Setup of run A:
==> flow/design.v <==
module fir #(
    parameter TAPS = 32,
    parameter DECIMATION = 8,
    parameter DATA_SIZE = 32,
    parameter [TAPS*DATA_SIZE-1:0] GLOBAL_COEFF = '0,
    parameter UNROLL = 16
) (
    input   logic clock,
    input   logic reset,
    input   logic [DATA_SIZE-1:0] x_in,   
    output   logic x_rd_en,
    input  logic x_empty,
    output  logic y_wr_en,
    input   logic y_out_full,
    output  logic [DATA_SIZE-1:0] y_out 
);
typedef enum logic[2:0] {
    INIT, 
    COMPUTE, 
    WRITE
} state_t;
state_t state, next_state;
logic [0:TAPS-1] [DATA_SIZE-1:0] shift_reg;
logic [0:TAPS-1][DATA_SIZE-1:0] shift_reg_c;
logic [$clog2(DECIMATION)-1:0] decimation_counter, decimation_counter_c;
logic [$clog2(TAPS)-1:0] taps_counter, taps_counter_c;
logic [0:UNROLL-1][DATA_SIZE-1:0] tap_value, tap_value_c;
logic signed [0:UNROLL-1][DATA_SIZE-1:0] product, product_c;
logic [0:UNROLL-1][DATA_SIZE-1:0] y_sum, y_sum_c; 
logic last_cycle, last_cycle_c;
logic [$clog2(TAPS)-1:0] coefficient_counter, coefficient_counter_c;
logic [DATA_SIZE-1:0] total_sum;
logic [0:TAPS-1][DATA_SIZE-1:0] coeff;
assign coeff = GLOBAL_COEFF;
function logic signed [DATA_SIZE-1:0] DEQUANTIZE(logic signed [DATA_SIZE-1:0] val);
    if (val < 0) begin
        DEQUANTIZE = DATA_SIZE'(-(-val >>> 10));
    end else begin
        DEQUANTIZE = DATA_SIZE'(val >>> 10);
    end
endfunction
always_ff @(posedge clock or posedge reset) begin
    if (reset == 1'b1) begin
        state <= INIT;       
        product <= '0;
        last_cycle <= '0;
        coefficient_counter <= '0;
        taps_counter <= '0;        
        decimation_counter <= '0;       
        y_sum <= '0;
        tap_value <= '0;
        shift_reg <= '0;
    end else begin
        taps_counter <= taps_counter_c;
        coefficient_counter <= coefficient_counter_c;
        shift_reg <= shift_reg_c;
        state <= next_state;  
        y_sum <= y_sum_c;
        tap_value <= tap_value_c;
        product <= product_c;
        last_cycle <= last_cycle_c;        
        decimation_counter <= decimation_counter_c;
    end
end
always_comb begin
    next_state = state;
    x_rd_en = 1'b0;
    y_wr_en = 1'b0;
    decimation_counter_c = decimation_counter;
    shift_reg_c = shift_reg;
    taps_counter_c = taps_counter;
    y_sum_c = y_sum;
    tap_value_c = tap_value;
    product_c = product;
    last_cycle_c = last_cycle;
    coefficient_counter_c = coefficient_counter;
    total_sum = '0;
    y_out = '0;
    case(state)
        INIT: begin
            if (x_empty == 1'b0) begin
                x_rd_en = 1'b1;
                shift_reg_c[1:TAPS-1] = shift_reg[0:TAPS-2];
                shift_reg_c[0] = x_in;
                decimation_counter_c = decimation_counter + 1'b1;
                if (decimation_counter == DECIMATION - 1) begin
                    next_state = COMPUTE;
                    for (int i = 0; i < UNROLL; i++) begin
                        tap_value_c[i] = shift_reg_c[i];
                    end  
                    taps_counter_c = taps_counter + UNROLL;
                end else begin
                    next_state = INIT;
                end
            end
        end
        COMPUTE: begin
            if (last_cycle == 1'b0) begin
                for (int i = 0; i < UNROLL; i++) begin 
                    product_c[i] = $signed(tap_value[i]) * $signed(coeff[TAPS-coefficient_counter-i-1]);
                end
                if (taps_counter != UNROLL) begin
                    for (int i = 0; i < UNROLL; i++) begin
                        y_sum_c[i] = $signed(y_sum[i]) + DEQUANTIZE(product[i]);
                    end
                end
                taps_counter_c = taps_counter + UNROLL;
                coefficient_counter_c = coefficient_counter + UNROLL;
                for (int i = 0; i < UNROLL; i++)
                    tap_value_c[i] = shift_reg[taps_counter+i];
                if (taps_counter == 0) begin
                    last_cycle_c = 1'b1;
                end
            end else begin
                for (int i = 0; i < UNROLL; i++) begin
                    y_sum_c[i] = $signed(y_sum[i]) + DEQUANTIZE(product[i]);
                end  
                last_cycle_c = 1'b0;
                next_state = WRITE;
            end            
        end
        WRITE: begin
            if (y_out_full == 1'b0) begin
                y_wr_en = 1'b1;
                total_sum = '0;
                for (int i = 0; i < UNROLL; i++) begin
                    total_sum = $signed(total_sum) + $signed(y_sum[i]);
                end
                y_out = total_sum;
                taps_counter_c = '0;
                coefficient_counter_c = '0;
                decimation_counter_c = '0;
                y_sum_c = '0;
                next_state = INIT;
            end
        end
        default: begin
            next_state = INIT;
            x_rd_en = 1'bx;
            y_wr_en = 1'bx;
            y_out = 'x;
            decimation_counter_c = 'x;
            taps_counter_c = 'x;
            y_sum_c = 'x;
            shift_reg_c = 'x;
            product_c = 'x;
            last_cycle_c = 'x;
            coefficient_counter_c = 'x;
            tap_value_c = 'x;
        end
    endcase
end
endmodule
module fm_lpr_fir (
    input  logic        clock,
    input  logic        reset,
    input  logic [31:0] x_in,
    output logic        x_rd_en,
    input  logic        x_empty,
    output logic [31:0] y_out,
    input  logic        y_out_full,
    output logic        y_wr_en
);
localparam AUDIO_LPR_COEFF_TAPS = 32;
localparam [AUDIO_LPR_COEFF_TAPS*32-1:0] AUDIO_LPR_COEFFS = {
    32'hfffffffd, 32'hfffffffa, 32'hfffffff4, 32'hffffffed, 32'hffffffe5, 32'hffffffdf, 32'hffffffe2, 32'hfffffff3,
    32'h00000015, 32'h0000004e, 32'h0000009b, 32'h000000f9, 32'h0000015d, 32'h000001be, 32'h0000020e, 32'h00000243,
    32'h00000243, 32'h0000020e, 32'h000001be, 32'h0000015d, 32'h000000f9, 32'h0000009b, 32'h0000004e, 32'h00000015,
    32'hfffffff3, 32'hffffffe2, 32'hffffffdf, 32'hffffffe5, 32'hffffffed, 32'hfffffff4, 32'hfffffffa, 32'hfffffffd
};
fir #(
    .TAPS(AUDIO_LPR_COEFF_TAPS),
    .DECIMATION(8),
    .DATA_SIZE(32),
    .GLOBAL_COEFF(AUDIO_LPR_COEFFS),
    .UNROLL(4)
) fir_lpr_inst (
    .clock(clock),
    .reset(reset),
    .x_in(x_in),
    .x_rd_en(x_rd_en),
    .x_empty(x_empty),
    .y_out(y_out),
    .y_out_full(y_out_full),
    .y_wr_en(y_wr_en)
);
endmodule
make LEC_CHECK=0 CAP_MARGIN=20 CORE_MARGIN=2 CORE_UTILIZATION=68 CTS_CLUSTER_SIZE=25 SLEW_MARGIN=20 finish   # period 7.82 ns
run.sh (not shown) runs the stock make flow with config.mk's settings and CLKGATE_MAP_FILE=.
Run A had finished all stages when the layout checks came back failing, citing negative setup slack.
Relative to run A, the following input files were edited for run B:
diff --git a/flow/config.mk b/flow/config.mk
--- a/flow/config.mk
+++ b/flow/config.mk
@@ -8,0 +9 @@
+export CELL_PAD_IN_SITES_DETAIL_PLACEMENT = 1
@@ -10,2 +11,3 @@
-export CORE_UTILIZATION = 68
-export CTS_CLUSTER_SIZE = 25
+export CORE_UTILIZATION = 40
+export GPL_ROUTABILITY_DRIVEN = 0
+export SETUP_SLACK_MARGIN = 0.18
==> flow/constraint.sdc <==
create_clock -name core_clock -period 12.0 [get_ports {clock}]
set_input_delay 2.4000 -clock core_clock [delete_from_list [all_inputs] [get_ports {clock}]]
set_output_delay 2.4000 -clock core_clock [all_outputs]
set_load 0.01 [all_outputs]
==> results <==
Per the final summary, run B finished and its layout is clean on timing, DRC and antenna. Of the two values seen for worst setup path startpoint, fir_lpr_inst.coefficient_counter[2]$_DFFE_PP0P_ was produced by run B and fir_lpr_inst.coefficient_counter[3]$_DFFE_PP0P_ by run A. Taking run A as the reference, in run B post-layout instance area went down; layout buffer count excluding clock buffers now smaller; post-synthesis instance area stayed essentially flat.
## Diff of input files: run C against run B
diff --git a/flow/config.mk b/flow/config.mk
--- a/flow/config.mk
+++ b/flow/config.mk
@@ -9 +8,0 @@
-export CELL_PAD_IN_SITES_DETAIL_PLACEMENT = 1
@@ -11,3 +10,2 @@
-export CORE_UTILIZATION = 40
-export GPL_ROUTABILITY_DRIVEN = 0
-export SETUP_SLACK_MARGIN = 0.18
+export CORE_UTILIZATION = 70
+export CTS_CLUSTER_SIZE = 15
==> flow/constraint.sdc <==
create_clock -name core_clock -period 7.76 [get_ports {clock}]
set_input_delay 1.5520 -clock core_clock [delete_from_list [all_inputs] [get_ports {clock}]]
set_output_delay 1.5520 -clock core_clock [all_outputs]
set_load 0.01 [all_outputs]
==> comparison <==
Run B ended with every stage complete and zero timing, DRC or antenna violations.
Run C finished every stage; the final checks, however, were not passed, the failures being negative setup slack.
Going from run B to run C, area of the core region now sits lower; final worst-path cycle share up 21 points.
